==> design.v <==
module i2c_master(dout,sda,scl,sda_drv,scl_drv,done,ack_err,busy,clk,rst,din,newd,addr,op);
input clk,rst,op,newd;
input [7:0] din;
input [6:0] addr;
output [7:0] dout;
input sda;
input scl;
output sda_drv;
output scl_drv;
output reg done, ack_err, busy;
parameter sys_freq = 40000000; 
parameter i2c_freq = 100000; 
parameter clk_count4 = sys_freq / i2c_freq;
parameter clk_count1 = clk_count4/4;
reg sda_t, scl_t, scl_en;
reg r_scl;
reg [1:0] pulse;
integer count1;
always @(posedge clk) begin
	if(rst) begin
		pulse <= 0;
		count1 <= 0;
	end
	else if(busy == 0) begin
		pulse <= 0;
		count1 <= 0;
	end
	else if(count1 == clk_count1-1) begin
		pulse <= 1;
		count1 <= count1+1;
	end
	else if(count1 == clk_count1*2-1) begin
		pulse <= 2;
		count1 <= count1+1;
	end
	else if(count1 == clk_count1*3-1) begin
		pulse <= 3;
		count1 <= count1+1;
	end
	else if(count1 == clk_count1*4-1) begin
		pulse <= 0;
		count1 <= 0;
	end
	else begin
		count1 <= count1 + 1;
	end
end
typedef enum logic [3:0]
		  {IDLE = 4'd0, 
		  START = 4'd1, 
		  WRITE_ADD = 4'd2, 
		  ACK_1 = 4'd3, 
		  WRITE_DATA = 4'd4, 
		  ACK_2 = 4'd5, 
		  STOP = 4'd6, 
		  MASTER_NACK = 4'd7,
		  READ_DATA = 4'd8} state_type;
state_type state;
reg [7:0] tx_data, rx_data;
reg [7:0] add;
reg sda_en, r_ack;
reg [3:0] bit_count;
always@(posedge clk) begin
	if(rst) begin
		state <= IDLE;
		bit_count <= 0;
		sda_t <= 0;
		scl_t <= 0;
		scl_en <= 1;
		tx_data <= 0;
		add <= 0;
		ack_err <= 0;
		busy <= 0;
		done <= 0;
		sda_en <= 0;
		r_ack <= 0;
		rx_data <= 0;
		r_scl <= 0;
	end
	else
		case(state) 
			IDLE: begin
				done <= 0;
				if(newd) begin
					state <= START;
					tx_data <= din;
					add <= {addr,op};
					busy <= 1;
					ack_err <= 0;
				end
				else begin
					state <= IDLE;
					tx_data <= 0;
					add <= 0;
					busy <= 0;
					ack_err <= 0;
				end
			end
			START: begin
				sda_en <= 1'b1;
				case(pulse)
					0: begin sda_t <= 1'b1; scl_t <= 1; end
					1: begin sda_t <= 1'b1; scl_t <= 1; end
					2: begin sda_t <= 1'b0; scl_t <= 1; end
					3: begin sda_t <= 1'b0; scl_t <= 1; end
				endcase
				if(count1 == clk_count1*4-1) begin
					sda_en <= 1;
					state <= WRITE_ADD;
					scl_t <= 0;
				end
				else begin
					state <= START;
				end
			end 
			WRITE_ADD: begin
				if(bit_count<=7) begin
					case(pulse) 
					0: begin scl_t <= 0; sda_t <= 1'b0; end
					1: begin scl_t <= 0; sda_t <= add[7-bit_count]; end
					2: begin scl_t <= 1;  end
					3: begin scl_t <= 1;  end
					endcase
					if(count1 == clk_count1*4-1) begin
						bit_count <= bit_count + 1;
						scl_t <= 0;
						state <= WRITE_ADD;
					end
					else begin
						state <= WRITE_ADD;
					end
				end
				else begin
					bit_count <= 0;
					state <= ACK_1;
					scl_t <= 0;
					sda_en <= 0;
				end
			end
			ACK_1: begin
				sda_en <= 0;
				case(pulse) 
					0: begin 
						scl_en <= 0;  
						if(count1 == 20)
							r_scl <= scl;
						else 	
							r_scl <= r_scl;
					end
					1: begin 
						scl_en <= 1;
						sda_t<= 1'b0; r_ack <= sda;
						scl_t <= (r_scl == 1'b1) ? 1'b0: 1'b0;
					end
					2: begin 
						scl_en <= 1;
						scl_t <= (r_scl == 1'b1) ? 1'b1: 1'b0;
					end
					3: begin 
						scl_en <= 1;
						scl_t <= (r_scl == 1'b1) ? 1'b1: 1'b0;
					end
				endcase
				if(count1 == clk_count1*4-1) begin
					if(r_scl == 1'b0) 
						state <= ACK_1;
					else if(r_ack == 0 && add[0] == 0) begin
						state <= WRITE_DATA;
						sda_en <= 1;
						scl_t <= 0;
						bit_count <= 0;
					end
					else if(r_ack == 0 && add[0] == 1) begin
						state <= READ_DATA;
						sda_en <= 0;
						scl_t <= 0;
						bit_count <= 0;
					end
					else begin
						state <= STOP;
						sda_en <= 1;
						ack_err <= 1;
					end
				end
				else begin
					state <= ACK_1;
				end
			end
			WRITE_DATA: begin
				sda_en <= 1'b1;
				if(bit_count <= 7) begin
					case(pulse) 
						0: begin scl_t <= 0; sda_t <= 1'b0; end
						1: begin scl_t <= 0; sda_t <= tx_data[7-bit_count]; end
						2: begin scl_t <= 1;  end
						3: begin scl_t <= 1;  end
					endcase
					if(count1 == clk_count1*4-1) begin
						bit_count <= bit_count + 1;
						state <= WRITE_DATA;
						scl_t <= 0;
					end
					else 
						state <= WRITE_DATA;
				end
				else begin
					state <= ACK_2;
					bit_count <= 0;
					sda_en <= 0;
				end
			end
			READ_DATA: begin
				sda_en <= 0;
				if(bit_count <= 7) begin
					case(pulse) 
						0: begin scl_t <= 0; sda_t <= 1'b0; end
						1: begin scl_t <= 0; sda_t <= 1'b0;end
						2: begin scl_t <= 1; rx_data <= (count1 == 200)?{rx_data[6:0],sda}: rx_data; end
						3: begin scl_t <= 1;  end
					endcase
					if(count1 == clk_count1*4-1) begin
						bit_count <= bit_count + 1;
						state <= READ_DATA;
						scl_t <= 0;
					end
					else 
						state <= READ_DATA;
				end
				else begin
					state <= MASTER_NACK;
					bit_count <= 0;
					sda_en <= 1;
				end
			end
			ACK_2: begin
				sda_en <= 0;
				case(pulse) 
					0: begin scl_t <= 0; sda_t <= 1'b0; end
					1: begin scl_t <= 0; sda_t <= 1'b0;end
					2: begin scl_t <= 1; sda_t<= 1'b0; r_ack <= 0; end
					3: begin scl_t <= 1;  end
				endcase
				if(count1 == clk_count1*4-1) begin
					scl_t <= 1;
					sda_t <= 0;
					if(r_ack == 0) begin
						state <= STOP;
						sda_en <= 1;
					end
					else begin
						state <= STOP;
						sda_en <= 1;
						ack_err <= 1;
					end
				end
				else begin
					state <= ACK_2;
				end
			end
			MASTER_NACK: begin
				sda_en <= 1;
				case(pulse) 
					0: begin scl_t <= 0; sda_t <= 1'b1; end
					1: begin scl_t <= 0; sda_t <= 1'b1; end
					2: begin scl_t <= 1; sda_t <= 1'b1; end
					3: begin scl_t <= 1; sda_t <= 1'b1; end
				endcase
				if(count1== clk_count1*4-1) begin
					scl_t <= 1;
					sda_t <= 0;
					state <= STOP;
				end
				else 
					state <= MASTER_NACK;
			end
			STOP: begin
				case(pulse) 
					0: begin scl_t <= 1; sda_t <= 1'b0; end
					1: begin scl_t <= 1; sda_t <= 1'b0; end
					2: begin scl_t <= 1; sda_t <= 1'b1; end
					3: begin scl_t <= 1; sda_t <= 1'b1; end
				endcase
				if(count1== clk_count1*4-1) begin
					state <= IDLE;
					done <= 1;
					busy <= 0;
					sda_en <= 1;
					scl_t <= 0;
				end
				else 
					state <= STOP;
			end
		endcase
end
assign sda_drv = (sda_en)?(sda_t==1'b0)?1'b0:1'b1:1'b1;
assign scl_drv = (scl_en==1'b1) ? scl_t : 1'b1;
assign dout = rx_data;
endmodule
module i2c_Slave(scl,sda,sda_drv,scl_drv,ack_err,clk,rst,stretch,done);
input scl,clk,rst,stretch;
input sda;
output sda_drv, scl_drv;
output reg done,ack_err;
reg sda_en,sda_t,scl_t,scl_en;
parameter sys_freq = 40000000;
parameter i2c_freq = 100000;  
parameter clk_count4 = sys_freq/i2c_freq;
parameter clk_count1 = clk_count4/4;
integer count1,i;
reg [1:0] pulse;
reg [7:0] mem[128];
reg busy;
reg [7:0] din,dout;
reg r_mem,w_mem;
reg [6:0] addr;
reg [7:0] r_addr;
always@(posedge clk) begin
	if(rst) begin
		for(i = 0;i<128;i=i+1) 
			mem[i] <= i;
		dout <= 8'b0;
	end
	else if(r_mem == 1'b1)
		dout <= mem[addr];
	else if(w_mem == 1'b1)
		mem[addr] <= din;
end
always@(posedge clk) begin
	if(rst) begin
		pulse <= 0;
		count1 <= 0;
	end
	else if(busy == 1'b0) begin
		pulse <= 2;
		count1 <= 202;
	end
	else if(count1 == clk_count1-1)begin
		pulse <= 1;
		count1 <= count1 + 1;
    end
	else if(count1 == clk_count1*2-1)begin
		pulse <= 2;
		count1 <= count1 + 1;
    end
	else if(count1 == clk_count1*3-1)begin
		pulse <= 3;
		count1 <= count1 + 1;
    end
	else if(count1 == clk_count1*4-1) begin
		pulse <= 0;
		count1 <= 0;
	end
	else begin
		count1 <= count1 + 1;
	end
end
typedef enum logic [3:0] {idle = 0, read_addr = 1, send_ack1 = 2, send_data = 3, master_ack = 4, read_data = 5, send_ack2 = 6, wait_p = 7, detect_stop = 8,wait_stretch = 9} state_type;
state_type state;
reg [3:0] bitcnt;
reg r_ack;
always@(posedge clk) begin
	if(rst) begin
		state <= idle;
		bitcnt <= 0;
		busy <= 0;
		din <= 8'd0;
		done <= 0;
		ack_err <= 0;
		sda_en <= 0;
		sda_t <= 0;
		r_mem <= 0;
		r_addr <= 0;
		addr <= 0;
		scl_t <= 0;
		scl_en <= 0;
		w_mem <= 0;
		r_ack <= 0;
	end
	else begin
		case(state) 
			idle: begin
				done <= 0;
				sda_en <= 1'b0;
				scl_en <= 0;
				if(sda == 1'b0 && scl == 1'b1) begin
					state <= wait_p;
					busy <= 1;
				end
				else 
					state <= idle;
			end
			wait_p: begin
				if(pulse == 2'b11 && count1 == 399) begin
					state <= read_addr;
				end
				else 
					state <= wait_p;
			end
			read_addr: begin
				sda_en <= 0;
				if(bitcnt <= 7) begin
					case(pulse)
						0: begin end
						1: begin end
						2: begin r_addr <= (count1==200)?{r_addr[6:0],sda}:r_addr; end
						3: begin end
					endcase
					if(count1 == clk_count1*4-1) begin
						bitcnt <= bitcnt + 1;
						state <= read_addr;
					end
					else 
						state <= read_addr;
			     end
					else begin
						if(stretch == 1'b1) begin
							state <= wait_stretch;
							bitcnt <= 0;
							scl_en <= 1;
							addr <= r_addr[7:1];
						end
						else begin
							state <= send_ack1;
							bitcnt <= 0;
							sda_en <= 1;
							scl_en <= 0;
							addr <= r_addr[7:1];
						end
					end
			end
			wait_stretch: begin
				case(pulse) 
					0: begin 
						scl_en <= 1;
						scl_t <= 0;
					end
					1: begin 
					   scl_en <= 1;
					   scl_t <= 0;
					 end
					2: begin scl_en <= 0;end
					3: begin end
				endcase
				if(count1 == clk_count1*4-1) begin
						if(stretch == 1'b1)
							state <= wait_stretch;
						else begin
							state <= send_ack1;
							scl_en <= 1'b0;
							sda_en <= 1'b1;
						end
					end
					else 
					   state <= wait_stretch;
			end
			send_ack1: begin
				sda_en <= 1;
				case(pulse)
					0: begin sda_t <= 0; scl_en <= 1; scl_t <= 1; end
					1: begin scl_en <= 0; end
					2: begin end
					3: begin end
				endcase
				if(count1 == clk_count1*4-1) begin
					if(r_addr[0] == 1'b0) begin
						state <= read_data;
						r_mem <= 1'b0;
					end
					else begin
						state <= send_data;
						r_mem <= 1'b1;
					end
				end
				else 
					state <= send_ack1;
			end
			send_data: begin
				sda_en <= 1;
				if(bitcnt <= 7) begin
					r_mem <= 0;
					case(pulse)
					0: begin end
					1: begin sda_t <= (count1==100)?dout[7-bitcnt] : sda_t; end
					2: begin end
					3: begin end
					endcase
					if(count1 == clk_count1*4-1) begin
						bitcnt<= bitcnt + 1;
						state <= send_data;
					end
					else begin
						state <= send_data;
					end
				end
				else begin
					state <= master_ack;
					bitcnt <= 0;
					sda_en <= 0;
				end
			end
			read_data: begin
				sda_en <= 0;
				if(bitcnt<= 7) begin
					case(pulse)
					0: begin end
					1: begin end
					2: begin din <=(count1==200)?{din[6:0],sda}:din; end
					3: begin end
					endcase
					if(count1 == clk_count1*4-1) begin
						state<= read_data;
						bitcnt <= bitcnt + 1;
					end
					else	
						state <= read_data;
				end
				else begin
					state <= send_ack2;
					bitcnt <= 0;
					sda_en <= 1;
					w_mem <= 1;
				end
			end
			send_ack2: begin
			sda_en <= 1;
				case(pulse)
					0: begin sda_t <= 0; end
					1: begin w_mem <= 0; end
					2: begin end
					3: begin end
				endcase
				if(count1 == clk_count1*4-1) begin
					state <= detect_stop;
					sda_en <= 0;
				end
				else 
					state <= send_ack2;
			end
			master_ack: begin
				case(pulse)
					0: begin end
					1: begin end
					2: begin r_ack <=(count1==200)?sda:r_ack; end
					3: begin end
				endcase
				if(count1 == clk_count1*4-1) begin
					if(r_ack == 1'b1) begin
						state <= detect_stop;
						sda_en <= 0;
						ack_err <= 1;
					end
					else begin
						state <= detect_stop;
						sda_en <= 0;
						ack_err <= 0;
					end
				end
				else 
					state <= master_ack;
			end
			detect_stop: begin
				sda_en <= 0;
				if(count1 == 399 && pulse == 2'b11) begin
					state <= idle;
					done <= 1;
					busy <= 0;
				end
				else 
					state <= detect_stop;
			end
			default: state <= idle;
		endcase
	end
end
assign sda_drv = (sda_en==1'b1)?sda_t:1'b1;
assign scl_drv = (scl_en == 1'b1) ? scl_t: 1'b1;
endmodule
`timescale 1ns / 1ps
module i2c_top(
input clk, rst, newd, op, stretch,
input [6:0] addr,
input [7:0] din,
output [7:0] dout,
output busy,ack_err,
output done,
output sda, scl
);
wire ack_errm, ack_errs;
wire sda_m, scl_m, sda_s, scl_s;
i2c_master master (dout,sda,scl,sda_m,scl_m,done,ack_errm,busy,clk,rst,din,newd,addr,op);
i2c_Slave slave (.clk(clk),.rst(rst),.stretch(stretch),.sda(sda),.scl(scl),.sda_drv(sda_s),.scl_drv(scl_s),.ack_err(ack_errs),.done() );
assign sda = sda_m & sda_s;
assign scl = scl_m & scl_s;
assign ack_err = ack_errs | ack_errm;
endmodule
==> run.sh <==
#!/bin/bash
# the make line also repeats each setting of config.mk as NAME=value (left out here)
make -C /OpenROAD-flow-scripts/flow DESIGN_CONFIG=/design/flow/config.mk WORK_HOME=/design/flow/orfs CLKGATE_MAP_FILE= finish
==> config.mk <==
export PLATFORM = sky130hd
export DESIGN_NAME = i2c_top
export DESIGN_NICKNAME = i2c_top
export VERILOG_FILES = /design/flow/design.v
export SDC_FILE = /design/flow/constraint.sdc
export NUM_CORES = 4
export LEC_CHECK = 0
export CAP_MARGIN = 25
export CELL_PAD_IN_SITES_DETAIL_PLACEMENT = 2
export CORE_ASPECT_RATIO = 0.78
export CORE_MARGIN = 5
export CORE_UTILIZATION = 43
export CTS_CLUSTER_SIZE = 23
export PLACE_DENSITY_LB_ADDON = 0.14
export SETUP_SLACK_MARGIN = 1.06
export SLEW_MARGIN = 20
==> constraint.sdc <==
create_clock -name core_clock -period 9.22 [get_ports {clk}]
set_input_delay 1.8440 -clock core_clock [delete_from_list [all_inputs] [get_ports {clk}]]
set_output_delay 1.8440 -clock core_clock [all_outputs]
set_load 0.01 [all_outputs]
==> impl_metrics.py, run 1 <==
# Generated from Yosys and OpenROAD reports
metrics = {
    "clock_network": {
        "clk_pin_slew_ns": 0.07,
        "numCtsBuffers": 120,
        "cts_hold_buffers": 0,
        "htreeDepth": 3,
        "insertion_delay_ns": 0.77,
        "ctsResizeCount": 0,
        "tritoncts": "yes",
        "cts_setup_buffers": 0,
        "cts_sinks": 1196,
        "clock_path_buffers": 3,
        "cts-root-buf": "clkbuf_16",
    },
    "power": {
        "peakVddDrop_v": 0.000155,
        "finalPower_mw": 11.4,
        "powerClk_mw": 5.09,
        "p_leak_nw": 18.9,
        "p_seq_mw": 6.01,
        "p_sw_share_pct": 22.1,
        "p_comb_mw": 0.280,
        "power.group.top": "registers",
        "comb_power_share_pct": 2.5,
        "pwr-share-clk_pct": 44.7,
        "power_density_nw_per_um2": 185,
        "power_frac_seq_pct": 52.8,
        "p_int_mw": 8.87,
        "p_switching_mw": 2.51,
    },
    "worst_setup_path": {
        "critical-path-top-delay-family": "simple AND/OR/NAND/NOR gates",
        "cp_data_required_time_ns": 9.59,
        "cp-endpoint": "slave.mem[94][7]",
        "crit_type": "input pin to flop",
        "reg2regPathDepth": 6,
        "crit_chain": "buf_4 -> buf_16 -> inv_4 -> and3_1 -> nand3_4 -> buf_4 -> o21ai_0",
        "reg2reg_slack_ns": 4.38,
        "cp.arrival_ns": 6.24,
        "regToRegStartpoint": "slave.addr[1]",
        "path_depth": 7,
        "critical_path.most_common_cell": "buf_4",
        "critPathBufInv": 4,
        "critPathMaxStageDelay_ns": 0.96,
        "rr_endpoint": "slave.mem[94][7]",
        "crit_path_end_kind": "flop",
        "critPathLaunchType": "input pin",
        "crit_path_top_delay_cell": "and3_1",
        "crit_fanout": 52,
        "crit_start": "rst",
    },
    "routing": {
        "drt_iter0_markers": 6120,
        "vias_per_cell": 6.83,
        "drt-wirelength-per-cell_um": 36.0,
        "drc": 0,
        "drt-total-wl_um": 222000,
        "via_count": 42100,
        "ant_nets": 0,
        "drtPass1Iterations": 6,
    },
    "global_route": {
        "grt_pass1_wl_um": 318000,
        "use_met2_pct": 48.2,
        "grtUsageMet1_pct": 43.8,
        "grt_max_degree": 99,
        "busiest_layer": "met2",
        "grt-ovfl-total": 0,
        "antenna_found_initial": 22,
        "grt_usage_pct": 31.4,
        "grt_pass1_vias": 43000,
        "gr-usage-met3_pct": 8.04,
    },
    "yosys": {
        "synth.mux.area_fraction_pct": 8.34,
        "aoi_share_pct": 8.23,
        "most_common_cell": "edfxtp_1",
        "syn-num-nets": 4582,
        "synth.distinct_cells": 87,
        "postSynthAreaPerCell_um2": 12.3,
        "synth.area.top_cells": "edfxtp_1 (55%), dfxtp_1 (6.2%), or3_1 (4.9%), mux4_2 (3.9%), mux2i_1 (3.1%)",
        "largest_area_cell": "edfxtp_1",
        "edf_count": 1024,
        "yosys-stat-area_um2": 55900,
        "ys_seq_share_pct": 61.2,
        "ff_type": "edfxtp_1",
        "ys_top_cells_by_count": "edfxtp_1 (1,024), or3_1 (437), clkbuf_1 (402)",
        "top_area_share_pct": 55.0,
        "ys_ff": 1196,
        "ys_cells": 4555,
        "syn_inst": 4555,
        "ys_sh_simple_pct": 17.3,
        "synth.cell_area_um2": 55900,
        "synth_warnings": 2,
        "ys_sh_xor_pct": 0.830,
        "fa_ha_area_share_pct": 0.157,
        "logic_family": "simple AND/OR/NAND/NOR gates",
        "synthArstFlopShare_pct": 0,
    },
    "die": {
        "io_pins": 33,
        "die_w_um": 418,
        "num_rows": 116,
        "fp_util_pct": 43.4,
        "dieArea_um2": 137000,
        "core_um2": 129000,
        "die_height_um": 328,
    },
    "finish": {
        "num-fill-cells": 12200,
        "area_growth_pct": 10.2,
        "utilization_pct": 47.9,
        "fin_cells": 6165,
        "design_area_um2": 61600,
        "fin_nets": 4373,
    },
    "timing": {
        "finalHoldViolCount": 0,
        "setup_viol_count_final": 0,
        "slew_violations": 0,
        "whs_ns": 0.461,
        "timing.final.crit_period_ns": 5.88,
        "finalSetupTns_ns": 0,
        "min_period_over_period_pct": 63.7,
        "max_freq_mhz": 170,
        "max_slew_margin_pct": 21.5,
        "tightest_slew_ns": 1.18,
        "grt_setup_unrepaired": "no",
        "setup_ws_ns": 3.34,
        "finClkSkew_ns": 0.0358,
    },
    "outcome": {
        "outcome": "timing/DRC/antenna clean",
    },
    "min_path": {
        "holdPathStages": 2,
        "min_from": "slave.r_addr[7]",
        "hold_path_class": "flop to flop",
        "worstHoldEndpoint": "slave.addr[6]",
    },
    "place": {
        "placedCellCount": 5921,
        "numPortBuffers": 32,
        "placed_cell_area_um2": 57500,
        "gp_congestion": 0.877,
        "dpl.hpwl_um": 135000,
        "pre_cts_slack_ns": 2.60,
    },
    "flow_run": {
        "tool_warnings": 30,
        "max-cap-violations": 0,
    },
}
-- per-layer routing --
| metal | vias up | part of all wire (%) | wire, um |
|---|---|---|---|
| li1 | 16900 | - | - |
| met1 | 22200 | 40 | 89800 |
| met2 | 2457 | 45 | 99200 |
| met3 | 533 | 11 | 24200 |
| met4 | 14 | 3.8 | 8440 |
| met5 | - | 0.070 | 156 |
-- layout make-up --
cell class / instances / area (um2) / area share, %
antenna: 10 / 25.0 / 0.0406
multi-input combinational: 2814 / 19700 / 32.0
inverter: 38 / 148 / 0.240
tap: 1711 / 2140 / 3.47
clock buffer: 161 / 3350 / 5.44
clock inverter: 59 / 593 / 0.962
sequential: 1196 / 34200 / 55.6
timing repair buffer: 176 / 1430 / 2.31
==> inputs of run 2 (changes only) <==
Settings changed: CAP_MARGIN 25 to 0, CELL_PAD_IN_SITES_DETAIL_PLACEMENT 2 to unset, CORE_ASPECT_RATIO 0.78 to unset, CORE_MARGIN 5 to 2, CORE_UTILIZATION 43 to 72, CTS_CLUSTER_DIAMETER set to 376, PLACE_DENSITY_LB_ADDON 0.14 to 0.0, SETUP_SLACK_MARGIN 1.06 to 0.38.
Clock period 9.22 ns to 2.88 ns, I/O delays scaled along.
==> impl_metrics.py, run 2 <==
# Generated from Yosys and OpenROAD reports
metrics = {
    "outcome": {
        "outcome": "timing/DRC/antenna clean",
    },
    "worst_setup_path": {
        "regToRegStartpoint": "slave.addr[1]",
        "critPathBufInv": 4,
        "path_depth": 10,
        "critical_path.most_common_cell": "buf_4",
        "reg2reg_slack_ns": 0.21,
        "crit_type": "flop to flop",
        "crit_fanout": 8,
        "cp-endpoint": "slave.dout[0]",
        "rr_endpoint": "slave.dout[0]",
        "crit_path_end_kind": "flop",
        "crit_start": "slave.addr[1]",
        "crit_chain": "buf_12 -> clkbuf_16 -> nor2b_2 -> buf_4 -> a22oi_1 -> o2bb2ai_1 -> a2111oi_4 -> buf_4 -> and4_1 -> a211oi_1",
        "critPathMaxStageDelay_ns": 0.49,
        "cp_data_required_time_ns": 3.50,
        "critical-path-top-delay-family": "buffers and inverters",
        "cp.arrival_ns": 3.28,
        "crit_path_top_delay_cell": "nor2b_2",
        "reg2regPathDepth": 10,
        "critPathLaunchType": "flop",
    },
    "yosys": {
        "most_common_cell": "edfxtp_1",
        "ys_top_cells_by_count": "edfxtp_1 (1,024), or3_1 (437), clkbuf_1 (402)",
        "fa_ha_area_share_pct": 0.157,
        "synth.cell_area_um2": 55900,
        "edf_count": 1024,
        "ys_ff": 1196,
        "postSynthAreaPerCell_um2": 12.3,
        "synth_warnings": 2,
        "aoi_share_pct": 8.23,
        "top_area_share_pct": 55.0,
        "syn_inst": 4555,
        "synth.mux.area_fraction_pct": 8.34,
        "synthArstFlopShare_pct": 0,
        "ff_type": "edfxtp_1",
        "ys_sh_simple_pct": 17.3,
        "synth.area.top_cells": "edfxtp_1 (55%), dfxtp_1 (6.2%), or3_1 (4.9%), mux4_2 (3.9%), mux2i_1 (3.1%)",
        "logic_family": "simple AND/OR/NAND/NOR gates",
        "ys_cells": 4555,
        "synth.distinct_cells": 87,
        "ys_seq_share_pct": 61.2,
        "ys_sh_xor_pct": 0.830,
        "yosys-stat-area_um2": 55900,
        "syn-num-nets": 4582,
        "largest_area_cell": "edfxtp_1",
    },
    "timing": {
        "max_slew_margin_pct": 27.0,
        "slew_violations": 0,
        "tightest_slew_ns": 1.09,
        "finalHoldViolCount": 0,
        "max_freq_mhz": 375,
        "timing.final.crit_period_ns": 2.67,
        "grt_setup_unrepaired": "yes",
        "setup_ws_ns": 0.213,
        "setup_viol_count_final": 0,
        "whs_ns": 0.376,
        "finClkSkew_ns": 0.0268,
        "min_period_over_period_pct": 92.6,
    },
    "power": {
        "comb_power_share_pct": 3.7,
        "p_sw_share_pct": 21.1,
        "powerClk_mw": 9.10,
        "p_seq_mw": 19.2,
        "pwr-share-clk_pct": 31.0,
        "power_frac_seq_pct": 65.3,
        "p_leak_nw": 20.2,
        "p_switching_mw": 6.20,
        "p_comb_mw": 1.10,
        "p_int_mw": 23.2,
        "power_density_nw_per_um2": 465,
        "power.group.top": "registers",
        "finalPower_mw": 29.4,
        "peakVddDrop_v": 0.000647,
    },
    "routing": {
        "drc": 0,
        "drt-total-wl_um": 183000,
        "drtPass1Iterations": 12,
        "vias_per_cell": 7.43,
        "via_count": 42600,
        "drt_iter0_markers": 7891,
        "drt-wirelength-per-cell_um": 31.8,
        "ant_nets": 0,
    },
    "min_path": {
        "hold_path_class": "input pin to flop",
        "min_from": "rst",
        "holdPathStages": 3,
        "worstHoldEndpoint": "master.state[1]",
    },
    "clock_network": {
        "clock_path_buffers": 3,
        "tritoncts": "yes",
        "cts_hold_buffers": 0,
        "clk_pin_slew_ns": 0.12,
        "cts_sinks": 1196,
        "insertion_delay_ns": 0.71,
        "htreeDepth": 2,
        "cts-root-buf": "clkbuf_16",
        "numCtsBuffers": 57,
    },
    "place": {
        "numPortBuffers": 32,
        "gp_congestion": 1.08,
        "dpl.hpwl_um": 115000,
        "placed_cell_area_um2": 60000,
        "pre_cts_slack_ns": -0.160,
    },
    "global_route": {
        "grt_max_degree": 141,
        "grt_pass1_vias": 39700,
        "antenna_found_initial": 14,
        "grt_usage_pct": 45.3,
        "grt-ovfl-total": 0,
        "grt_pass1_wl_um": 262000,
    },
    "finish": {
        "area_growth_pct": 12.9,
        "utilization_pct": 81.8,
        "design_area_um2": 63100,
        "fin_nets": 4702,
    },
    "die": {
        "die_height_um": 283,
        "dieArea_um2": 79900,
        "core_um2": 77200,
        "die_w_um": 283,
        "num_rows": 102,
        "fp_util_pct": 72.4,
        "io_pins": 33,
    },
    "flow_run": {
        "tool_warnings": 36,
        "max-cap-violations": 0,
    },
}
## run 2: final cells by class
| class | instances | area [um2] |
|---|---|---|
| clock buffer | 81 | 1560 |
| timing repair buffer | 568 | 5660 |
| fill | 4344 | 14100 |
| sequential | 1196 | 34200 |
| antenna | 5 | 12.5 |
| multi-input combinational | 2814 | 20200 |
| clock inverter | 1 | 8.76 |
| inverter | 38 | 153 |
| tap | 1040 | 1300 |
## run 2: what timing repair did
| item | CTS | global route |
|---|---|---|
| setup endpoints to repair | 256 | 175 |
| gates cloned | 6 | 8 |
| gates resized | 66 | 104 |
| pin swaps | 6 | 8 |
| setup buffers | 32 | 20 |
## run 2: through the flow
step / instances / setup TNS [ns]
global route: 5740 / 0
finish: 5743 / 0
detailed placement: 5590 / -0.314
floorplan: 4555 / 0
global placement: 5590 / -0.304
CTS: 5710 / 0
## run 2: metal layers
| layer | GRT usage [%] | part of all wire, % | vias up |
|---|---|---|---|
| li1 | - | - | 17400 |
| met1 | 59.8 | 34 | 20400 |
| met2 | 66.2 | 43 | 3892 |
| met3 | 15.6 | 16 | 885 |
| met4 | 25.3 | 7.0 | 22 |
| met5 | 0.183 | 0.13 | - |
==> inputs of run 3 (changes only) <==
Settings changed: CAP_MARGIN 0 to 20, CORE_UTILIZATION 72 to 67, CTS_CLUSTER_DIAMETER 376 to 222, CTS_CLUSTER_SIZE 23 to unset, PLACE_DENSITY_LB_ADDON 0.0 to unset, SETUP_SLACK_MARGIN 0.38 to unset.
Clock period 2.88 ns to 8.17 ns, I/O delays scaled along.
==> impl_metrics.py, run 3 <==
# Generated from Yosys and OpenROAD reports
metrics = {
    "yosys": {
        "synth.distinct_cells": 87,
        "logic_family": "simple AND/OR/NAND/NOR gates",
        "top_area_share_pct": 55.0,
        "fa_ha_area_share_pct": 0.157,
        "aoi_share_pct": 8.23,
        "postSynthAreaPerCell_um2": 12.3,
        "edf_count": 1024,
        "synth.mux.area_fraction_pct": 8.34,
        "ys_cells": 4555,
        "ys_top_cells_by_count": "edfxtp_1 (1,024), or3_1 (437), clkbuf_1 (402)",
        "ys_seq_share_pct": 61.2,
        "syn-num-nets": 4582,
        "synthArstFlopShare_pct": 0,
        "most_common_cell": "edfxtp_1",
        "ys_ff": 1196,
        "synth_warnings": 2,
        "syn_inst": 4555,
        "yosys-stat-area_um2": 55900,
        "largest_area_cell": "edfxtp_1",
        "ff_type": "edfxtp_1",
        "ys_sh_simple_pct": 17.3,
        "ys_sh_xor_pct": 0.830,
        "synth.cell_area_um2": 55900,
        "synth.area.top_cells": "edfxtp_1 (55%), dfxtp_1 (6.2%), or3_1 (4.9%), mux4_2 (3.9%), mux2i_1 (3.1%)",
    },
    "place": {
        "gp_congestion": 0.966,
        "dpl.hpwl_um": 103000,
        "numPortBuffers": 32,
    },
    "worst_setup_path": {
        "critical-path-top-delay-family": "buffers and inverters",
        "reg2reg_slack_ns": 3.28,
        "cp_data_required_time_ns": 8.49,
        "path_depth": 6,
        "crit_start": "slave.addr[2]",
        "critical_path.most_common_cell": "buf_4",
        "crit_fanout": 52,
        "rr_endpoint": "slave.mem[34][4]",
        "critPathLaunchType": "flop",
        "reg2regPathDepth": 6,
        "critPathMaxStageDelay_ns": 0.88,
        "crit_path_end_kind": "flop",
        "critPathBufInv": 4,
        "crit_chain": "buf_4 -> inv_2 -> buf_4 -> nand3_4 -> buf_4 -> o21ai_0",
        "cp.arrival_ns": 5.20,
        "cp-endpoint": "slave.mem[34][4]",
        "crit_type": "flop to flop",
        "crit_path_top_delay_cell": "o21ai_0",
        "regToRegStartpoint": "slave.addr[2]",
    },
    "routing": {
        "via_count": 40000,
        "drt_iter0_markers": 6033,
        "drt-total-wl_um": 171000,
        "drc": 0,
        "ant_nets": 0,
        "vias_per_cell": 7.30,
        "drtPass1Iterations": 6,
        "drt-wirelength-per-cell_um": 31.3,
    },
    "timing": {
        "finClkSkew_ns": 0.0315,
        "timing.final.crit_period_ns": 4.89,
        "finalHoldViolCount": 0,
        "min_period_over_period_pct": 59.8,
        "setup_viol_count_final": 0,
        "max_slew_margin_pct": 14.5,
        "grt_setup_unrepaired": "no",
        "slew_violations": 0,
        "max_freq_mhz": 205,
        "tightest_slew_ns": 1.28,
        "finalSetupTns_ns": 0,
    },
    "min_path": {
        "worstHoldEndpoint": "slave.r_ack",
        "hold_path_class": "flop to flop",
        "holdPathStages": 2,
        "min_from": "slave.r_ack",
    },
    "power": {
        "p_seq_mw": 6.77,
        "comb_power_share_pct": 2.2,
        "powerClk_mw": 5.51,
        "p_comb_mw": 0.281,
        "p_sw_share_pct": 20.8,
        "power.group.top": "registers",
        "p_switching_mw": 2.61,
        "power_density_nw_per_um2": 208,
        "power_frac_seq_pct": 53.9,
        "p_leak_nw": 18.7,
        "finalPower_mw": 12.6,
        "p_int_mw": 9.95,
        "peakVddDrop_v": 0.000203,
        "pwr-share-clk_pct": 43.9,
    },
    "finish": {
        "utilization_pct": 73.5,
        "area_growth_pct": 8.27,
        "fin_nets": 4338,
    },
    "clock_network": {
        "cts_sinks": 1196,
        "htreeDepth": 3,
        "insertion_delay_ns": 0.71,
        "cts_hold_buffers": 0,
        "clock_path_buffers": 3,
        "cts_setup_buffers": 0,
        "tritoncts": "yes",
        "cts-root-buf": "clkbuf_16",
        "clk_pin_slew_ns": 0.06,
        "numCtsBuffers": 118,
        "ctsResizeCount": 0,
    },
    "global_route": {
        "grt_pass1_vias": 37500,
        "grt_usage_pct": 39.9,
        "grt-ovfl-total": 0,
        "grt_max_degree": 102,
        "antenna_found_initial": 10,
        "grt_pass1_wl_um": 250000,
    },
    "die": {
        "core_um2": 82400,
        "io_pins": 33,
        "num_rows": 105,
        "die_height_um": 293,
        "fp_util_pct": 67.9,
        "die_w_um": 293,
        "dieArea_um2": 85800,
    },
    "flow_run": {
        "max-cap-violations": 0,
        "tool_warnings": 35,
    },
    "outcome": {
        "outcome": "timing/DRC/antenna clean",
    },
}
[run 3: metrics by stage]
step	std cells	cell area (um2)	setup WS (ns)	hold slack (ns)
2_1_floorplan	4555	55900	4.37	0.427
3_3_place_gp	5254	56600	2.73	0.442
3_5_place_dp	5254	56600	3.20	0.447
4_1_cts	5475	60500	3.58	0.455
5_1_grt	5482	60500	3.27	0.476
6_report	5484	60500	3.28	0.451
[run 3: layer usage]
layer / global-route usage (%) / wire length, um / up-vias
li1: - / - / 16800
met1: 54.8 / 61300 / 19500
met2: 59.6 / 75900 / 3109
met3: 9.42 / 23500 / 614
met4: 20.9 / 10500 / 12
met5: 0 / 76 / -
[run 3: cell type report]
cell class                      instances  area (um2)
Tap cell                             1070        1340
Clock inverter                         71         701
Timing Repair Buffer                  143        1180
Inverter                               38         148
Clock buffer                          150        3220
Fill cell                            5408       21800
Multi-Input combinational cell       2814       19700
Antenna cell                            2        5.00
Sequential cell                      1196       34200
==> inputs of run 4 (changes only) <==
Settings changed: CORE_ASPECT_RATIO set to 0.71, CORE_UTILIZATION 67 to 72, CTS_CLUSTER_DIAMETER 222 to 364, CTS_CLUSTER_SIZE set to 15, PLACE_DENSITY_LB_ADDON set to 0.04, SETUP_SLACK_MARGIN set to 0.4, SLEW_MARGIN 20 to 40.
Clock period 8.17 ns to 2.87 ns, I/O delays scaled along.
==> impl_metrics.py, run 4 <==
# Generated from Yosys and OpenROAD reports
metrics = {
    "clock_network": {
        "clk_pin_slew_ns": 0.08,
        "tritoncts": "yes",
        "numCtsBuffers": 89,
        "insertion_delay_ns": 0.71,
        "clock_path_buffers": 3,
        "htreeDepth": 3,
        "cts-root-buf": "clkbuf_16",
        "cts_sinks": 1196,
    },
    "worst_setup_path": {
        "reg2regPathDepth": 9,
        "critical_path.most_common_cell": "buf_12",
        "crit_type": "flop to flop",
        "reg2reg_slack_ns": 0.20,
        "critical-path-top-delay-family": "AND-OR/OR-AND gates",
        "crit_chain": "buf_12 -> buf_12 -> mux2i_2 -> o211ai_1 -> a211oi_1 -> buf_4 -> o22ai_1 -> a22oi_2 -> a311oi_1",
        "cp_data_required_time_ns": 3.43,
        "crit_fanout": 18,
        "crit_start": "slave.addr[2]",
        "rr_endpoint": "slave.dout[4]",
        "cp-endpoint": "slave.dout[4]",
        "regToRegStartpoint": "slave.addr[2]",
        "critPathLaunchType": "flop",
        "path_depth": 9,
        "crit_path_top_delay_cell": "dfxtp_4",
        "critPathBufInv": 3,
        "cp.arrival_ns": 3.23,
        "crit_path_end_kind": "flop",
        "critPathMaxStageDelay_ns": 0.46,
    },
    "timing": {
        "max_slew_margin_pct": 43.2,
        "max_freq_mhz": 374,
        "finClkSkew_ns": 0.0329,
        "timing.final.crit_period_ns": 2.67,
        "grt_setup_unrepaired": "yes",
        "min_period_over_period_pct": 93.2,
        "setup_ws_ns": 0.196,
        "finalHoldViolCount": 0,
        "setup_viol_count_final": 0,
        "slew_violations": 0,
        "tightest_slew_ns": 0.843,
    },
    "yosys": {
        "ys_cells": 4555,
        "postSynthAreaPerCell_um2": 12.3,
        "synthArstFlopShare_pct": 0,
        "syn_inst": 4555,
        "largest_area_cell": "edfxtp_1",
        "fa_ha_area_share_pct": 0.157,
        "synth.area.top_cells": "edfxtp_1 (55%), dfxtp_1 (6.2%), or3_1 (4.9%), mux4_2 (3.9%), mux2i_1 (3.1%)",
        "logic_family": "simple AND/OR/NAND/NOR gates",
        "aoi_share_pct": 8.23,
        "top_area_share_pct": 55.0,
        "ff_type": "edfxtp_1",
        "synth.distinct_cells": 87,
        "ys_ff": 1196,
        "edf_count": 1024,
        "synth.mux.area_fraction_pct": 8.34,
        "ys_sh_simple_pct": 17.3,
        "yosys-stat-area_um2": 55900,
        "ys_sh_xor_pct": 0.830,
        "ys_top_cells_by_count": "edfxtp_1 (1,024), or3_1 (437), clkbuf_1 (402)",
        "syn-num-nets": 4582,
        "synth.cell_area_um2": 55900,
        "synth_warnings": 2,
        "ys_seq_share_pct": 61.2,
        "most_common_cell": "edfxtp_1",
    },
    "power": {
        "powerClk_mw": 12.0,
        "power_density_nw_per_um2": 501,
        "p_int_mw": 25.4,
        "p_leak_nw": 20.8,
        "p_sw_share_pct": 21.3,
        "power_frac_seq_pct": 59.6,
        "p_seq_mw": 19.3,
        "p_switching_mw": 6.90,
        "power.group.top": "registers",
        "peakVddDrop_v": 0.000603,
        "p_comb_mw": 1.11,
        "finalPower_mw": 32.3,
        "pwr-share-clk_pct": 37.0,
        "comb_power_share_pct": 3.4,
    },
    "finish": {
        "utilization_pct": 83.5,
        "fin_cells": 5811,
        "design_area_um2": 64500,
        "area_growth_pct": 15.4,
        "num-fill-cells": 4080,
        "fin_nets": 4761,
    },
    "flow_run": {
        "max-cap-violations": 0,
        "tool_warnings": 36,
    },
    "place": {
        "placedCellCount": 5564,
        "gp_congestion": 1.03,
        "dpl.hpwl_um": 117000,
        "numPortBuffers": 32,
        "placed_cell_area_um2": 60100,
        "pre_cts_slack_ns": -0.156,
    },
    "routing": {
        "via_count": 44000,
        "ant_nets": 0,
        "drtPass1Iterations": 7,
        "drt_iter0_markers": 9093,
        "drt-total-wl_um": 188000,
        "drc": 0,
        "drt-wirelength-per-cell_um": 32.4,
        "vias_per_cell": 7.56,
    },
    "global_route": {
        "grtUsageMet1_pct": 65.2,
        "grt_usage_pct": 45.7,
        "grt_pass1_vias": 40100,
        "use_met2_pct": 62.8,
        "grt-ovfl-total": 0,
        "antenna_found_initial": 9,
        "busiest_layer": "met1",
        "grt_pass1_wl_um": 267000,
        "gr-usage-met3_pct": 18.4,
        "grt_max_degree": 141,
    },
    "min_path": {
        "holdPathStages": 4,
        "min_from": "rst",
        "hold_path_class": "input pin to flop",
        "worstHoldEndpoint": "master.scl_en",
    },
    "die": {
        "fp_util_pct": 72.4,
        "io_pins": 33,
        "core_um2": 77300,
        "dieArea_um2": 79900,
        "num_rows": 86,
        "die_w_um": 335,
        "die_height_um": 239,
    },
    "outcome": {
        "outcome": "timing/DRC/antenna clean",
    },
}
-- run 4: cell type report --
cell class	count	area [um2]	area share, %
clock inverter	7	101	0.157
sequential	1196	34200	53.1
timing repair buffer	595	5870	9.09
inverter	38	154	0.239
antenna	8	20.0	0.0310
multi-input combinational	2814	20400	31.7
clock buffer	141	2440	3.79
tap	1012	1270	1.96
-- run 4: what timing repair did --
item / CTS / global route
gates resized: 70 / 117
buffers inserted: 30 / 49
pin swaps: 10 / 32
hold buffers: 0 / 0
endpoints found under the setup margin: 835 / 491
gates cloned: 3 / 8
-- run 4: through the flow --
step,TNS [ns],hold WS (ns)
5_1_grt,0,0.364
3_3_place_gp,-0.396,0.442
3_5_place_dp,-0.195,0.451
6_report,0,0.360
4_1_cts,0,0.460
2_1_floorplan,0,0.427
-- run 4: per-layer routing --
layer,up-vias,share of wire (%)
li1,17600,-
met1,20900,34
met2,4565,41
met3,849,19
met4,10,5.1
met5,-,0.14
==> inputs of run 5 (changes only) <==
Settings changed: CELL_PAD_IN_SITES_GLOBAL_PLACEMENT set to 2, CORE_ASPECT_RATIO 0.71 to unset, CORE_UTILIZATION 72 to 25, CTS_CLUSTER_DIAMETER 364 to 51, CTS_CLUSTER_SIZE 15 to unset, GPL_TIMING_DRIVEN set to 0, PLACE_DENSITY_LB_ADDON 0.04 to 0.27, SETUP_SLACK_MARGIN 0.4 to 0.9, SLEW_MARGIN 40 to 30.
Clock period 2.87 ns to 4.93 ns, I/O delays scaled along.
==> impl_metrics.py, run 5 <==
# Generated from Yosys and OpenROAD reports
metrics = {
    "place": {
        "pre_cts_slack_ns": -1.01,
        "dpl.hpwl_um": 259000,
        "numPortBuffers": 32,
        "gp_congestion": 1.05,
    },
    "timing": {
        "finalSetupTns_ns": 0,
        "slew_violations": 0,
        "tightest_slew_ns": 1.18,
        "setup_viol_count_final": 0,
        "min_period_over_period_pct": 87.0,
        "setup_ws_ns": 0.641,
        "grt_setup_unrepaired": "yes",
        "max_slew_margin_pct": 21.2,
        "finalHoldViolCount": 0,
        "timing.final.crit_period_ns": 4.29,
        "finClkSkew_ns": 0.0472,
        "max_freq_mhz": 233,
    },
    "worst_setup_path": {
        "critPathMaxStageDelay_ns": 0.55,
        "cp-endpoint": "slave.mem[103][3]",
        "critical-path-top-delay-family": "buffers and inverters",
        "rr_endpoint": "slave.mem[103][3]",
        "critPathBufInv": 5,
        "cp_data_required_time_ns": 5.41,
        "crit_chain": "buf_2 -> buf_4 -> buf_6 -> buf_6 -> buf_4 -> nand2_2 -> o21ai_4",
        "reg2reg_slack_ns": 0.64,
        "crit_start": "slave.addr[2]",
        "crit_path_top_delay_cell": "dfxtp_2",
        "crit_type": "flop to flop",
        "crit_fanout": 10,
        "crit_path_end_kind": "flop",
        "path_depth": 7,
        "cp.arrival_ns": 4.77,
        "critPathLaunchType": "flop",
        "reg2regPathDepth": 7,
        "regToRegStartpoint": "slave.addr[2]",
    },
    "power": {
        "p_seq_mw": 11.2,
        "p_int_mw": 18.8,
        "power_density_nw_per_um2": 353,
        "power.group.top": "the clock network",
        "p_comb_mw": 0.746,
        "p_sw_share_pct": 23.5,
        "pwr-share-clk_pct": 51.5,
        "powerClk_mw": 12.7,
        "comb_power_share_pct": 3.0,
        "p_leak_nw": 21.9,
        "peakVddDrop_v": 0.000369,
        "power_frac_seq_pct": 45.5,
        "p_switching_mw": 5.80,
    },
    "yosys": {
        "ys_ff": 1196,
        "ys_cells": 4555,
        "edf_count": 1024,
        "syn-num-nets": 4582,
        "ys_sh_simple_pct": 17.3,
        "ys_sh_xor_pct": 0.830,
        "yosys-stat-area_um2": 55900,
        "ys_seq_share_pct": 61.2,
        "largest_area_cell": "edfxtp_1",
        "top_area_share_pct": 55.0,
        "synth.mux.area_fraction_pct": 8.34,
        "most_common_cell": "edfxtp_1",
        "ff_type": "edfxtp_1",
        "syn_inst": 4555,
        "aoi_share_pct": 8.23,
        "synthArstFlopShare_pct": 0,
        "postSynthAreaPerCell_um2": 12.3,
        "ys_top_cells_by_count": "edfxtp_1 (1,024), or3_1 (437), clkbuf_1 (402)",
        "synth.area.top_cells": "edfxtp_1 (55%), dfxtp_1 (6.2%), or3_1 (4.9%), mux4_2 (3.9%), mux2i_1 (3.1%)",
        "synth_warnings": 2,
        "logic_family": "simple AND/OR/NAND/NOR gates",
        "fa_ha_area_share_pct": 0.157,
        "synth.distinct_cells": 87,
        "synth.cell_area_um2": 55900,
    },
    "clock_network": {
        "cts-root-buf": "clkbuf_16",
        "numCtsBuffers": 171,
        "tritoncts": "yes",
        "clock_path_buffers": 3,
        "clk_pin_slew_ns": 0.06,
        "htreeDepth": 4,
        "cts_sinks": 1196,
        "insertion_delay_ns": 0.85,
        "cts_hold_buffers": 0,
    },
    "die": {
        "fp_util_pct": 25.1,
        "num_rows": 173,
        "io_pins": 33,
        "core_um2": 222000,
        "die_height_um": 477,
        "die_w_um": 477,
        "dieArea_um2": 227000,
    },
    "outcome": {
        "outcome": "timing/DRC/antenna clean",
    },
    "min_path": {
        "holdPathStages": 2,
        "worstHoldEndpoint": "slave.r_ack",
        "min_from": "slave.r_ack",
        "hold_path_class": "flop to flop",
    },
    "finish": {
        "fin_nets": 4925,
        "area_growth_pct": 24.7,
        "utilization_pct": 31.4,
    },
    "routing": {
        "drc": 0,
        "drtPass1Iterations": 6,
        "drt_iter0_markers": 7827,
        "via_count": 47800,
        "drt-total-wl_um": 361000,
        "vias_per_cell": 5.92,
        "ant_nets": 0,
        "drt-wirelength-per-cell_um": 44.7,
    },
    "global_route": {
        "grt_pass1_wl_um": 461000,
        "grt-ovfl-total": 0,
        "antenna_found_initial": 93,
        "grt_pass1_vias": 44000,
        "grt_usage_pct": 30.8,
        "grt_max_degree": 17,
    },
    "flow_run": {
        "tool_warnings": 32,
        "max-cap-violations": 0,
    },
}
run 5: through the flow:
step / power [mW] / hold slack, ns / instances / cell area [um2]
global placement: 12.1 / 0.453 / 7562 / 60000
detailed placement: 12.1 / 0.454 / 7691 / 63100
CTS: 24.6 / 0.463 / 8010 / 69400
global route: 25.1 / 0.478 / 8012 / 69600
floorplan: 11.7 / 0.427 / 4555 / 55900
finish: 24.6 / 0.464 / 8067 / 69700
run 5: routing by layer:
metal	vias to the layer above	track usage (%)	wire, um
li1	18200	-	-
met1	24400	38.9	137000
met2	4015	42.6	145000
met3	1134	11.5	46200
met4	30	22.9	32400
met5	-	0	230
run 5: cell type report:
cell class	instances	area, um2
diodes	56	140
plain buffers	507	2620
clock buffers	196	4440
clock inverters	115	1210
fillers	22500	153000
inverters	38	153
multi-input cells	2814	20400
flip-flops and latches	1196	34200
well taps	2975	3720
repair buffers	170	2870
run 5: repair_timing:
item | in CTS | in global routing
endpoints found under the setup margin | 1807 | 197
pin swaps | 2 | 2
gates resized | 166 | 37
buffers inserted | 8 | 0
==> inputs of run 6 (changes only) <==
Settings changed: CELL_PAD_IN_SITES_GLOBAL_PLACEMENT 2 to unset, CORE_UTILIZATION 25 to 61, CTS_CLUSTER_DIAMETER 51 to unset, GPL_TIMING_DRIVEN 0 to unset, PLACE_DENSITY_LB_ADDON 0.27 to unset, SETUP_SLACK_MARGIN 0.9 to unset, SLEW_MARGIN 30 to 20.
Clock period 4.93 ns to 4.39 ns, I/O delays scaled along.
==> impl_metrics.py, run 6 <==
# Generated from Yosys and OpenROAD reports
metrics = {
    "timing": {
        "max_freq_mhz": 258,
        "timing.final.crit_period_ns": 3.87,
        "setup_ws_ns": 0.518,
        "finalHoldViolCount": 0,
        "tightest_slew_ns": 1.15,
        "min_period_over_period_pct": 88.2,
        "slew_violations": 0,
        "finClkSkew_ns": 0.0266,
        "grt_setup_unrepaired": "no",
        "max_slew_margin_pct": 23.2,
        "finalSetupTns_ns": 0,
        "setup_viol_count_final": 0,
        "whs_ns": 0.453,
    },
    "worst_setup_path": {
        "critPathBufInv": 2,
        "reg2reg_slack_ns": 0.52,
        "regToRegStartpoint": "slave.addr[1]",
        "crit_path_top_delay_cell": "dfxtp_4",
        "crit_type": "flop to flop",
        "cp-endpoint": "slave.dout[2]",
        "crit_path_end_kind": "flop",
        "cp.arrival_ns": 4.50,
        "path_depth": 7,
        "rr_endpoint": "slave.dout[2]",
        "crit_start": "slave.addr[1]",
        "critPathMaxStageDelay_ns": 0.81,
        "cp_data_required_time_ns": 5.02,
        "critPathLaunchType": "flop",
        "crit_fanout": 31,
        "crit_chain": "clkinv_1 -> buf_4 -> a221o_1 -> a221oi_1 -> nor4b_1 -> o21ai_0 -> a41oi_1",
        "reg2regPathDepth": 7,
        "critical-path-top-delay-family": "AND-OR/OR-AND gates",
    },
    "flow_run": {
        "tool_warnings": 41,
        "max-cap-violations": 0,
    },
    "clock_network": {
        "numCtsBuffers": 131,
        "htreeDepth": 4,
        "cts-root-buf": "clkbuf_16",
        "tritoncts": "yes",
        "clk_pin_slew_ns": 0.06,
        "cts_setup_buffers": 0,
        "cts_sinks": 1196,
        "ctsResizeCount": 0,
        "cts_hold_buffers": 0,
        "clock_path_buffers": 3,
        "insertion_delay_ns": 0.77,
    },
    "routing": {
        "via_count": 40500,
        "ant_nets": 0,
        "drtPass1Iterations": 6,
        "drc": 0,
        "drt-total-wl_um": 181000,
        "vias_per_cell": 6.93,
        "drt-wirelength-per-cell_um": 30.9,
        "drt_iter0_markers": 5398,
    },
    "global_route": {
        "grt_pass1_vias": 38400,
        "grt_pass1_wl_um": 263000,
        "grt_max_degree": 131,
        "grt_usage_pct": 38.4,
        "grt-ovfl-total": 0,
        "antenna_found_initial": 9,
    },
    "finish": {
        "num-fill-cells": 6591,
        "design_area_um2": 62800,
        "fin_nets": 4577,
        "area_growth_pct": 12.4,
    },
    "yosys": {
        "synth.mux.area_fraction_pct": 8.34,
        "most_common_cell": "edfxtp_1",
        "edf_count": 1024,
        "aoi_share_pct": 8.23,
        "ys_cells": 4555,
        "synthArstFlopShare_pct": 0,
        "postSynthAreaPerCell_um2": 12.3,
        "ys_top_cells_by_count": "edfxtp_1 (1,024), or3_1 (437), clkbuf_1 (402)",
        "ys_seq_share_pct": 61.2,
        "logic_family": "simple AND/OR/NAND/NOR gates",
        "syn_inst": 4555,
        "synth_warnings": 2,
        "fa_ha_area_share_pct": 0.157,
        "ys_sh_xor_pct": 0.830,
        "syn-num-nets": 4582,
        "yosys-stat-area_um2": 55900,
        "synth.cell_area_um2": 55900,
        "largest_area_cell": "edfxtp_1",
        "ff_type": "edfxtp_1",
        "top_area_share_pct": 55.0,
        "synth.distinct_cells": 87,
        "ys_sh_simple_pct": 17.3,
        "synth.area.top_cells": "edfxtp_1 (55%), dfxtp_1 (6.2%), or3_1 (4.9%), mux4_2 (3.9%), mux2i_1 (3.1%)",
        "ys_ff": 1196,
    },
    "min_path": {
        "worstHoldEndpoint": "slave.ack_err",
        "holdPathStages": 2,
        "min_from": "slave.ack_err",
        "hold_path_class": "flop to flop",
    },
    "power": {
        "pwr-share-clk_pct": 45.0,
        "p_comb_mw": 0.650,
        "finalPower_mw": 24.1,
        "p_seq_mw": 12.6,
        "p_switching_mw": 5.10,
        "p_int_mw": 19.0,
        "power_density_nw_per_um2": 383,
        "powerClk_mw": 10.8,
        "power_frac_seq_pct": 52.3,
        "comb_power_share_pct": 2.7,
        "peakVddDrop_v": 0.000393,
        "power.group.top": "registers",
        "p_leak_nw": 20.0,
        "p_sw_share_pct": 21.2,
    },
    "die": {
        "dieArea_um2": 94100,
        "io_pins": 33,
        "fp_util_pct": 61.3,
        "core_um2": 91200,
        "die_w_um": 307,
        "die_height_um": 307,
        "num_rows": 111,
    },
    "place": {
        "pre_cts_slack_ns": 0.713,
        "placed_cell_area_um2": 58700,
        "numPortBuffers": 32,
        "dpl.hpwl_um": 113000,
        "gp_congestion": 0.950,
    },
    "outcome": {
        "outcome": "timing/DRC/antenna clean",
    },
}
-- run 6: metal layers --
layer | vias to the layer above | global-route usage, % | wire (um)
met5 | - | 0 | 76
met2 | 2631 | 58.2 | 81300
li1 | 17300 | - | -
met4 | 10 | 19.0 | 9860
met1 | 20100 | 52.4 | 68500
met3 | 518 | 9.01 | 20900
-- run 6: through the flow --
stage,cells,util (%)
floorplan,4555,-
global placement,5603,64.3
detailed placement,5603,64.3
CTS,5843,68.8
global route,5843,68.9
finish,5847,68.9
-- run 6: cell type report --
cell class	instances	area (um2)	share of cell area, %
clock inverter	65	596	0.948
inverter	38	148	0.235
tap	1186	1480	2.36
antenna	4	10.0	0.0159
sequential	1196	34200	54.5
clock buffer	175	3570	5.68
timing repair buffer	369	3100	4.93
multi-input combinational	2814	19700	31.4
==> inputs of run 7 (changes only) <==
Settings changed: ABC_AREA set to 1, CORE_ASPECT_RATIO set to 0.71, CORE_MARGIN 2 to 7, CORE_UTILIZATION 61 to 70, GPL_ROUTABILITY_DRIVEN set to 0, GPL_TIMING_DRIVEN set to 0, MAX_ROUTING_LAYER set to met5, MIN_ROUTING_LAYER set to met2, PLACE_DENSITY_LB_ADDON set to 0.06.
Clock period 4.39 ns to 10.0 ns, I/O delays scaled along.
==> impl_metrics.py, run 7 <==
# Auto-generated metrics
metrics = {
    "outcome": {
        "outcome": "did not finish",
        "lastStage": "global routing (5_1_grt)",
        "flow.first_error": "[ERROR GRT-0116] Global routing finished with congestion. Check the congestion regions in the DRC Viewer.",
    },
    "place": {
        "dpl.hpwl_um": 156000,
        "numPortBuffers": 32,
    },
    "yosys": {
        "synth_warnings": 2,
        "synthArstFlopShare_pct": 0,
        "ys_sh_xor_pct": 0.306,
        "synth.mux.area_fraction_pct": 0,
        "fa_ha_area_share_pct": 0.153,
        "largest_area_cell": "edfxtp_1",
        "aoi_share_pct": 4.09,
        "syn_inst": 6762,
        "ys_ff": 1196,
        "logic_family": "simple AND/OR/NAND/NOR gates",
        "ys_sh_simple_pct": 30.2,
        "synth.area.top_cells": "edfxtp_1 (54%), nand2_1 (21%), dfxtp_1 (6.0%), nor2_1 (5.5%), a21oi_1 (2.0%)",
        "top_area_share_pct": 53.7,
        "yosys-stat-area_um2": 57200,
        "postSynthAreaPerCell_um2": 8.46,
        "ys_seq_share_pct": 59.7,
        "ys_cells": 6762,
        "most_common_cell": "nand2_1",
        "synth.distinct_cells": 54,
        "synth.cell_area_um2": 57200,
        "edf_count": 1024,
        "syn-num-nets": 6789,
        "ys_top_cells_by_count": "nand2_1 (3,144), edfxtp_1 (1,024), nor2_1 (846)",
        "ff_type": "edfxtp_1",
    },
    "die": {
        "core_um2": 81000,
        "dieArea_um2": 90100,
        "num_rows": 88,
        "io_pins": 33,
        "fp_util_pct": 70.6,
        "die_w_um": 353,
        "die_height_um": 255,
    },
    "clock_network": {
        "cts_hold_buffers": 0,
        "cts-root-buf": "clkbuf_16",
        "htreeDepth": 3,
        "clock_path_buffers": 3,
        "ctsResizeCount": 0,
        "cts_setup_buffers": 0,
        "numCtsBuffers": 110,
        "cts_sinks": 1196,
    },
    "global_route": {
        "grt_usage_pct": 86.4,
        "grt-ovfl-total": 2079,
    },
}
## run 7: per-stage QoR
step / setup slack, ns / std cells / util [%] / area, um2 / hold slack (ns)
CTS: 5.01 / 8081 / 77.1 / 62500 / 0.461
detailed placement: 4.30 / 7876 / 72.8 / 59000 / 0.434
global placement: 3.92 / 7874 / 72.7 / 58900 / 0.432
floorplan: 6.43 / 6762 / - / 57200 / 0.420
## run 7: per-layer routing
layer  GRT overflow  GRT usage (%)
met5            199           82.5
met4            159           68.9
met3           1498           98.6
met2            223           85.9
met1              -              -
==> inputs of run 8 (changes only) <==
Settings changed: ABC_AREA 1 to unset, CORE_ASPECT_RATIO 0.71 to unset, CORE_MARGIN 7 to 2, CORE_UTILIZATION 70 to 72, GPL_ROUTABILITY_DRIVEN 0 to unset, GPL_TIMING_DRIVEN 0 to unset, MAX_ROUTING_LAYER met5 to unset, MIN_ROUTING_LAYER met2 to unset, PLACE_DENSITY_LB_ADDON 0.06 to unset.
Clock period 10.0 ns to 3.22 ns, I/O delays scaled along.
==> impl_metrics.py, run 8 <==
# Generated from Yosys and OpenROAD reports
metrics = {
    "yosys": {
        "top_area_share_pct": 55.0,
        "ys_ff": 1196,
        "synth_warnings": 2,
        "largest_area_cell": "edfxtp_1",
        "postSynthAreaPerCell_um2": 12.3,
        "ys_top_cells_by_count": "edfxtp_1 (1,024), or3_1 (437), clkbuf_1 (402)",
        "fa_ha_area_share_pct": 0.157,
        "ys_seq_share_pct": 61.2,
        "synth.cell_area_um2": 55900,
        "synth.area.top_cells": "edfxtp_1 (55%), dfxtp_1 (6.2%), or3_1 (4.9%), mux4_2 (3.9%), mux2i_1 (3.1%)",
        "yosys-stat-area_um2": 55900,
        "syn_inst": 4555,
        "ys_cells": 4555,
        "synth.distinct_cells": 87,
        "synth.mux.area_fraction_pct": 8.34,
        "edf_count": 1024,
        "syn-num-nets": 4582,
        "logic_family": "simple AND/OR/NAND/NOR gates",
        "aoi_share_pct": 8.23,
        "ys_sh_simple_pct": 17.3,
        "ff_type": "edfxtp_1",
        "ys_sh_xor_pct": 0.830,
        "synthArstFlopShare_pct": 0,
        "most_common_cell": "edfxtp_1",
    },
    "clock_network": {
        "cts_setup_buffers": 0,
        "cts_sinks": 1196,
        "cts_hold_buffers": 0,
        "insertion_delay_ns": 0.71,
        "tritoncts": "yes",
        "ctsResizeCount": 0,
        "clock_path_buffers": 3,
        "cts-root-buf": "clkbuf_16",
        "numCtsBuffers": 119,
        "htreeDepth": 3,
        "clk_pin_slew_ns": 0.06,
    },
    "routing": {
        "drtPass1Iterations": 7,
        "drt-wirelength-per-cell_um": 30.6,
        "drt_iter0_markers": 7161,
        "ant_nets": 0,
        "drt-total-wl_um": 177000,
        "drc": 0,
        "vias_per_cell": 7.34,
        "via_count": 42400,
    },
    "worst_setup_path": {
        "cp-endpoint": "slave.dout[7]",
        "critical_path.most_common_cell": "buf_4",
        "cp_data_required_time_ns": 3.83,
        "crit_fanout": 16,
        "regToRegStartpoint": "slave.addr[6]",
        "rr_endpoint": "slave.dout[7]",
        "critical-path-top-delay-family": "AND-OR/OR-AND gates",
        "crit_path_end_kind": "flop",
        "crit_type": "flop to flop",
        "reg2reg_slack_ns": -0.07,
        "critPathLaunchType": "flop",
        "cp.arrival_ns": 3.90,
        "path_depth": 7,
        "critPathBufInv": 3,
        "crit_start": "slave.addr[6]",
        "crit_path_top_delay_cell": "o311ai_0",
        "critPathMaxStageDelay_ns": 0.99,
        "reg2regPathDepth": 7,
        "crit_chain": "buf_4 -> nand4b_1 -> o311ai_0 -> buf_4 -> nor4bb_1 -> buf_4 -> a41oi_1",
    },
    "place": {
        "dpl.hpwl_um": 110000,
        "gp_congestion": 1.06,
        "numPortBuffers": 32,
    },
    "die": {
        "die_w_um": 283,
        "core_um2": 77200,
        "fp_util_pct": 72.4,
        "dieArea_um2": 79900,
        "die_height_um": 283,
        "num_rows": 102,
        "io_pins": 33,
    },
    "power": {
        "finalPower_mw": 32.9,
        "p_seq_mw": 17.2,
        "pwr-share-clk_pct": 45.0,
        "p_int_mw": 26.2,
        "p_switching_mw": 6.76,
        "p_sw_share_pct": 20.5,
        "powerClk_mw": 14.8,
        "power_frac_seq_pct": 52.2,
        "power.group.top": "registers",
        "peakVddDrop_v": 0.000564,
        "p_comb_mw": 0.940,
        "power_density_nw_per_um2": 516,
        "comb_power_share_pct": 2.9,
        "p_leak_nw": 20.7,
    },
    "timing": {
        "setup_viol_count_final": 2,
        "finClkSkew_ns": 0.0207,
        "min_period_over_period_pct": 102,
        "max_freq_mhz": 304,
        "finalHoldViolCount": 0,
        "max_slew_margin_pct": 13.2,
        "grt_setup_unrepaired": "no",
        "finalSetupTns_ns": -0.0935,
        "timing.final.crit_period_ns": 3.29,
        "slew_violations": 0,
        "setup_ws_ns": -0.0692,
        "tightest_slew_ns": 1.29,
    },
    "outcome": {
        "violatedChecks": "setup timing",
        "outcome": "failed layout checks",
    },
    "min_path": {
        "hold_path_class": "flop to flop",
        "holdPathStages": 2,
        "worstHoldEndpoint": "slave.ack_err",
        "min_from": "slave.ack_err",
    },
    "global_route": {
        "grt_pass1_wl_um": 259000,
        "grt-ovfl-total": 0,
        "grt_max_degree": 141,
        "grt_pass1_vias": 40100,
        "antenna_found_initial": 12,
        "grt_usage_pct": 44.3,
    },
    "finish": {
        "register_area_um2": 34200,
        "num-fill-cells": 4267,
        "combGateArea_um2": 19700,
        "fin_nets": 4660,
        "utilization_pct": 82.6,
        "area_growth_pct": 14.1,
    },
    "flow_run": {
        "tool_warnings": 38,
        "max-cap-violations": 0,
    },
}
[run 8: final cells by class]
type                            count  share of cell area [%]
Timing Repair Buffer              464                    6.60
Clock inverter                     73                    1.40
Clock buffer                      154                    5.15
Sequential cell                  1196                    53.7
Multi-Input combinational cell   2814                    30.9
Inverter                           38                   0.232
Tap cell                         1040                    2.04
Antenna cell                        5                  0.0196
[run 8: through the flow]
step | std cells | area (um2) | setup slack [ns] | hold slack, ns
after floorplan | 4555 | 55900 | 0.412 | 0.427
after global placement | 5552 | 59600 | 0.213 | 0.438
after detailed placement | 5552 | 59600 | 0.256 | 0.444
after CTS | 5779 | 63800 | 0.199 | 0.453
after global routing | 5780 | 63800 | 0.0412 | 0.476
final | 5784 | 63800 | -0.0692 | 0.452
[run 8: metal layers]
metal	routed length [um]	global-route usage (%)	share of wire (%)
met1	60300	59.5	34
met2	76800	65.3	43
met3	27400	13.0	15
met4	12100	24.9	6.8
met5	271	0.855	0.15
Power is estimated from default activity; no workload was simulated.
